## top
module top(
  input  logic         clk,
  input  logic         rst_n,
  input  logic [31:0]  a, b, c, d, e,  
  output logic [63:0]  y  
);
For scale: ~230 I/O pins, about 130000 um2 of cells after synthesis.
make LEC_CHECK=0 ABC_AREA=1 CAP_MARGIN=20 CORE_MARGIN=2 CORE_UTILIZATION=72 CTS_CLUSTER_DIAMETER=332 CTS_CLUSTER_SIZE=98 PLACE_DENSITY=0.41 SLEW_MARGIN=20 TNS_END_PERCENT=10 finish   # period 6.3 ns
run.sh (not shown) runs the stock make flow with config.mk's settings and CLKGATE_MAP_FILE=.
The baseline failed in clock tree synthesis (4_1_cts) with DPL-0033.
Change:
Settings changed: ABC_AREA 1 to default, PLACE_DENSITY 0.41 to default, TNS_END_PERCENT 10 to default.
Result:
- The new run stopped in global routing (5_1_grt) on GRT-0232
- die area shrinks by 8.1%
- area after synthesis decreases by 8.2%
- synthesized cell count is lower by 27%
Change:
Settings changed: ABC_AREA from default to 1, SETUP_SLACK_MARGIN from default to 1.85, TNS_END_PERCENT from default to 5.
Outcome: The new run aborted during global routing (5_1_grt). Die size is higher by 8.8%. Synthesized cell count rose by 37%. Synthesized area rises by 8.9%.
Change:
Settings changed: ABC_AREA 1 to default, CORE_UTILIZATION 72 to 20, CTS_CLUSTER_DIAMETER 332 to default, CTS_CLUSTER_SIZE 98 to default, SETUP_SLACK_MARGIN 1.85 to default, TNS_END_PERCENT 5 to default.
Clock period 6.3 ns to 16.2 ns, I/O delays scaled along.
Effect: Now the flow finished clean. Synthesized cell count goes down by 27%. Area after synthesis came out lower by 8.2%. Die area rose to 3.3 times its value.
Change:
Settings changed: CORE_UTILIZATION 20 to 72, MAX_ROUTING_LAYER from default to met4, PLACE_DENSITY_LB_ADDON from default to 0.01, SETUP_SLACK_MARGIN from default to 2.38, TNS_END_PERCENT from default to 40.
Clock period 16.2 ns to 8.52 ns, I/O delays scaled along.
Result: The changed run never finished: it broke off in global routing (5_1_grt) on GRT-0232. Synthesized area does not change. Die size is lower by 72%. Synthesized cell count is unchanged.

top again, from the RTL that the note above started with.
Design top, start of the top module:
module top(
  input  logic         clk,
  input  logic         rst_n,
  input  logic [31:0]  a, b, c, d, e,  
  output logic [63:0]  y  
);
logic [63:0] mul1_reg, mul2_reg;    
logic [63:0] mul3_reg;             
logic [63:0] sum1_reg;             
logic [63:0] sum2_reg;             
logic [63:0] final_result_reg;    
always_ff @(posedge clk or negedge rst_n) begin
  if (!rst_n) begin
    mul1_reg <= '0;
    mul2_reg <= '0;
  end else begin
    mul1_reg <= a * b;    
    mul2_reg <= c * d;    
  end
end
always_ff @(posedge clk or negedge rst_n) begin
  if (!rst_n) begin
    mul3_reg <= '0;
  end else begin
    mul3_reg <= mul1_reg[31:0] * e;  
  end
end
always_ff @(posedge clk or negedge rst_n) begin
  if (!rst_n) begin
    sum1_reg <= '0;
  end else begin
    sum1_reg <= mul1_reg + mul2_reg;
  end
end
always_ff @(posedge clk or negedge rst_n) begin
  if (!rst_n) begin
    sum2_reg <= '0;
  end else begin
    sum2_reg <= sum1_reg + mul3_reg;
  end
end
always_ff @(posedge clk or negedge rst_n) begin
  if (!rst_n) begin
    final_result_reg <= '0;
  end else begin
    if (|a)  
      final_result_reg <= sum2_reg + sum1_reg;
    else
      final_result_reg <= sum2_reg - mul2_reg;
  end
end
(* IOB="TRUE" *)
always_ff @(posedge clk or negedge rst_n) begin
  if (!rst_n) begin
    y <= '0;
  end else begin
    y <= final_result_reg;
  end
end
endmodule
export LEC_CHECK = 0
export ABC_AREA = 1
export CAP_MARGIN = 30
export CELL_PAD_IN_SITES_DETAIL_PLACEMENT = 1
export CORE_MARGIN = 5
export CORE_UTILIZATION = 46
export CTS_CLUSTER_DIAMETER = 218
export GPL_TIMING_DRIVEN = 0
export HOLD_SLACK_MARGIN = -0.02
export MAX_ROUTING_LAYER = met4
export MIN_ROUTING_LAYER = met2
export PLACE_DENSITY_LB_ADDON = 0.19
export SETUP_SLACK_MARGIN = 1.31
export SLEW_MARGIN = 15
export TNS_END_PERCENT = 100
create_clock -name core_clock -period 14.6 [get_ports {clk}]
The first run did not get past global routing (5_1_grt).
==> next run, changes <==
Settings changed: ABC_AREA 1 to default, CAP_MARGIN 30 to 20, CELL_PAD_IN_SITES_DETAIL_PLACEMENT 1 to default, CORE_MARGIN 5 to 2, CORE_UTILIZATION 46 to 58, CTS_CLUSTER_DIAMETER 218 to default, GPL_TIMING_DRIVEN 0 to default, HOLD_SLACK_MARGIN -0.02 to default, MAX_ROUTING_LAYER met4 to default, MIN_ROUTING_LAYER met2 to default, PLACE_DENSITY_LB_ADDON 0.19 to default, SETUP_SLACK_MARGIN 1.31 to 2.07, SLEW_MARGIN 15 to 20, TNS_END_PERCENT 100 to default.
Clock period 14.6 ns to 8.09 ns, I/O delays scaled along.
Result: With this change the flow ran to the end with violations: negative setup slack; synthesized cell count shrinks by 27%; synthesized area shrinks by 8.2%; die size shrinks by about 30%.
==> next run, changes <==
Settings changed: CORE_UTILIZATION 58 to 66, SETUP_SLACK_MARGIN 2.07 to default.
Clock period 8.09 ns to 8.88 ns, I/O delays scaled along.
This time the run passed the timing, design-rule and antenna checks.
Cell count went down by 4.8%.
Count of clock-buffer cells in the layout went down by 3.
Design area went down by 7.1%.
Die area went down by 12%.
Routed wire length went down by 11%.
Sequential share of layout area went up by 0.57 points.
Setup slack is better by 0.31 ns.
Critical path depth went up by 2.
Hold slack is worse by 0.027 ns.
==> next run, changes <==
Settings changed: CORE_UTILIZATION 66 to 45.
Clock period 8.88 ns to 11.0 ns, I/O delays scaled along.
Effect: The changed run completed with no timing, DRC or antenna violations; routed wire length shrinks by roughly a tenth; via count shrinks by a little under a tenth; count of clock-buffer cells in the layout does not change; non-clock buffer count shrinks by 818; design area shrinks by a few percent; global-route usage shrinks by 14 points; die area grows by well over a third; setup slack gets better by 0.78 ns; worst hold slack hardly moves; register-to-register slack gets better by 1.6 ns; flip-flop count stays the same.
==> next run, changes <==
Settings changed: CORE_UTILIZATION 45 to 72, PLACE_DENSITY_LB_ADDON from default to 0.24.
Clock period 11.0 ns to 8.68 ns, I/O delays scaled along.
This time the run finished but fails on negative setup slack.
Hold slack improves by 0.029 ns.
Cell count fell by 2.9%.
Via count rose by 14%.

Setup of job 101:
Starting RTL as in the previous note.
Design top, start of the top module:
module top(
  input  logic         clk,
  input  logic         rst_n,
  input  logic [31:0]  a, b, c, d, e,  
  output logic [63:0]  y  
);
==> flow/config.mk <==
export PLATFORM = sky130hd
export DESIGN_NAME = top
export DESIGN_NICKNAME = top
export VERILOG_FILES = /design/flow/design.v
export SDC_FILE = /design/flow/constraint.sdc
export NUM_CORES = 4
export LEC_CHECK = 0
export ABC_AREA = 0
export CAP_MARGIN = 20
export CORE_MARGIN = 2
export CORE_UTILIZATION = 66
export CTS_CLUSTER_DIAMETER = 216
export SETUP_SLACK_MARGIN = 2.41
export SLEW_MARGIN = 15
export TNS_END_PERCENT = 30
==> flow/constraint.sdc <==
create_clock -name core_clock -period 14.4 [get_ports {clk}]
set_input_delay 2.8800 -clock core_clock [delete_from_list [all_inputs] [get_ports {clk}]]
set_output_delay 2.8800 -clock core_clock [all_outputs]
set_load 0.01 [all_outputs]
Inputs modified between job 101 and job 102:
==> flow/config.mk <==
export PLATFORM = sky130hd
export DESIGN_NAME = top
export DESIGN_NICKNAME = top
export VERILOG_FILES = /design/flow/design.v
export SDC_FILE = /design/flow/constraint.sdc
export NUM_CORES = 4
export LEC_CHECK = 0
export CAP_MARGIN = 20
export CORE_MARGIN = 2
export CORE_UTILIZATION = 37
export SLEW_MARGIN = 20
==> flow/constraint.sdc <==
create_clock -name core_clock -period 10.2 [get_ports {clk}]
set_input_delay 2.0400 -clock core_clock [delete_from_list [all_inputs] [get_ports {clk}]]
set_output_delay 2.0400 -clock core_clock [all_outputs]
set_load 0.01 [all_outputs]
--- outcome ---
- In job 102 the hold slack turned out 0.055 ns lower than in job 101.
- The simple-gate share of the synthesized area on job 101 is in line with that on job 102.
- The run showing the smaller placeable core region is job 101.
- Global-route wire length before repair (job 102 vs. job 101) decreases by a few percent
- On sequential cell count of the final layout, job 102 and job 101 are basically level.
- The count of clock buffers in the final design of job 102 exceeds that of job 101 by 4.
- Job 101 -> job 102: proportion of cell area spent on the clock network flat
- The number of antenna violations at the first check in global routing number comes out higher for job 102 vs job 101.
The inputs of job 103 differ from those of job 102 as listed below.
diff --git a/flow/config.mk b/flow/config.mk
--- a/flow/config.mk
+++ b/flow/config.mk
@@ -7,5 +7,7 @@
 export LEC_CHECK = 0
 export CAP_MARGIN = 20
+export CORE_ASPECT_RATIO = 0.5
 export CORE_MARGIN = 2
-export CORE_UTILIZATION = 37
+export CORE_UTILIZATION = 45
+export CTS_CLUSTER_SIZE = 10
 export SLEW_MARGIN = 20
==> flow/constraint.sdc <==
create_clock -name core_clock -period 11.0 [get_ports {clk}]
set_input_delay 2.2000 -clock core_clock [delete_from_list [all_inputs] [get_ports {clk}]]
set_output_delay 2.2000 -clock core_clock [all_outputs]
set_load 0.01 [all_outputs]
Findings:
Sort job 102 and job 103 by initial antenna violation count, ascending, and job 102 comes first. Diff job 102 -> job 103 | final area | decrease of 2.0%. Job 103 against job 102: via count increased 1254, placeable core area decreased about 18%. Job 103 vs. job 102: clock network area share now sits at about the same level, row count now sits lower. Layout buffering overhead excluding clock cells: lower on job 103. Post-detailed-route wirelength per cell, job 102 and job 103: lower on job 102. Storage element area: job 102 vs job 103 — no meaningful difference.

Setup of JK:
Starting RTL as in the previous note.
## top
module top(
  input  logic         clk,
  input  logic         rst_n,
  input  logic [31:0]  a, b, c, d, e,  
  output logic [63:0]  y  
);
logic [63:0] mul1_reg, mul2_reg;    
logic [63:0] mul3_reg;             
logic [63:0] sum1_reg;             
logic [63:0] sum2_reg;             
logic [63:0] final_result_reg;    
always_ff @(posedge clk or negedge rst_n) begin
  if (!rst_n) begin
    mul1_reg <= '0;
    mul2_reg <= '0;
  end else begin
    mul1_reg <= a * b;    
    mul2_reg <= c * d;    
  end
end
always_ff @(posedge clk or negedge rst_n) begin
  if (!rst_n) begin
    mul3_reg <= '0;
  end else begin
    mul3_reg <= mul1_reg[31:0] * e;  
  end
end
always_ff @(posedge clk or negedge rst_n) begin
  if (!rst_n) begin
    sum1_reg <= '0;
  end else begin
    sum1_reg <= mul1_reg + mul2_reg;
  end
end
always_ff @(posedge clk or negedge rst_n) begin
  if (!rst_n) begin
    sum2_reg <= '0;
  end else begin
    sum2_reg <= sum1_reg + mul3_reg;
  end
end
always_ff @(posedge clk or negedge rst_n) begin
  if (!rst_n) begin
    final_result_reg <= '0;
  end else begin
    if (|a)  
      final_result_reg <= sum2_reg + sum1_reg;
    else
      final_result_reg <= sum2_reg - mul2_reg;
  end
end
(* IOB="TRUE" *)
always_ff @(posedge clk or negedge rst_n) begin
  if (!rst_n) begin
    y <= '0;
  end else begin
    y <= final_result_reg;
  end
end
endmodule
clock: 8.16 ns
lec_check: 0
abc_area: 1
cap_margin: 20
core_margin: 2
core_utilization: 72
cts_cluster_diameter: 218
place_density_lb_addon: 0.19
slew_margin: 15
tns_end_percent: 30
## Diff of input files: MS against JK
Settings: PLACE_DENSITY_LB_ADDON no longer set, was 0.19; SLEW_MARGIN now 20, was 15; ABC_AREA no longer set, was 1; CAP_MARGIN now 15, was 20; CTS_CLUSTER_DIAMETER no longer set, was 218; TNS_END_PERCENT no longer set, was 30; the clock period (ns, I/O delays scaled along) now 7.68, was 8.16.
==> comparison <==
Of JK and MS, just one finished clean: JK. MS vs JK: core area down by a little under 10%. Diff JK -> MS | floorplan utilization | increase of 0.20 points. The lower row count of MS and JK is in MS. Diff JK -> MS | die footprint | decrease of 8.1%.
Setup changes, MS to AL
Settings: a change of CORE_UTILIZATION from 72 to 45; a change of CAP_MARGIN from 15 to 20; a change of the clock period (ns, I/O delays scaled along) from 7.68 to 10.2.
## What came out
- Apart from MS, each of AL and MS ends the flow with a layout that passes the timing, design-rule and antenna checks.
- MS terminated abnormally: global routing (5_1_grt) reported ODB-0269.
- MS -> AL: post-synthesis simple-gate area fraction flat
- From AL to MS, post-synthesis cell count from yosys did not move at all.
- MS -> AL: quantity of hold-fixing buffers added after cts delta 0, exact match
- Against MS, AL reports a floorplan-stage core utilization that is lower.
- In AL, number of placement rows is higher than in MS.
Input-level comparison between TR and AL:
Settings: CORE_UTILIZATION changed from 45 to 39; the clock period (ns, I/O delays scaled along) changed from 10.2 to 16.2.
[summary]
In the tables for TR and AL, starting density of the core reads lower with TR. In TR the signed area change from the synthesized netlist to the final layout turned out 2.2 points lower than in AL.
### TR -> PW
Settings: putting PLACE_DENSITY_LB_ADDON at 0.01 where nothing was set; swapping 39 for 72 in CORE_UTILIZATION; swapping 16.2 for 8.52 in the clock period (ns, I/O delays scaled along).
==> results <==
Finished, but not clean: PW, with setup timing.
Diff PW and TR: worst setup slack lower in PW
From TR to PW, H-tree depth did not move at all.
Sort PW and TR by total non-filler cell area in the finished layout, descending, and PW comes first.
Routed via count divided by cell count sits higher in PW than in TR.
The wire length on met2 reported for PW is greater than that of TR by about 9%.
Diff TR -> PW: number of buffers created by CTS saw an increase; routed wire length shows an increase of about 15%.
Against TR, PW comes in about 20% higher on mean routed wirelength per cell.
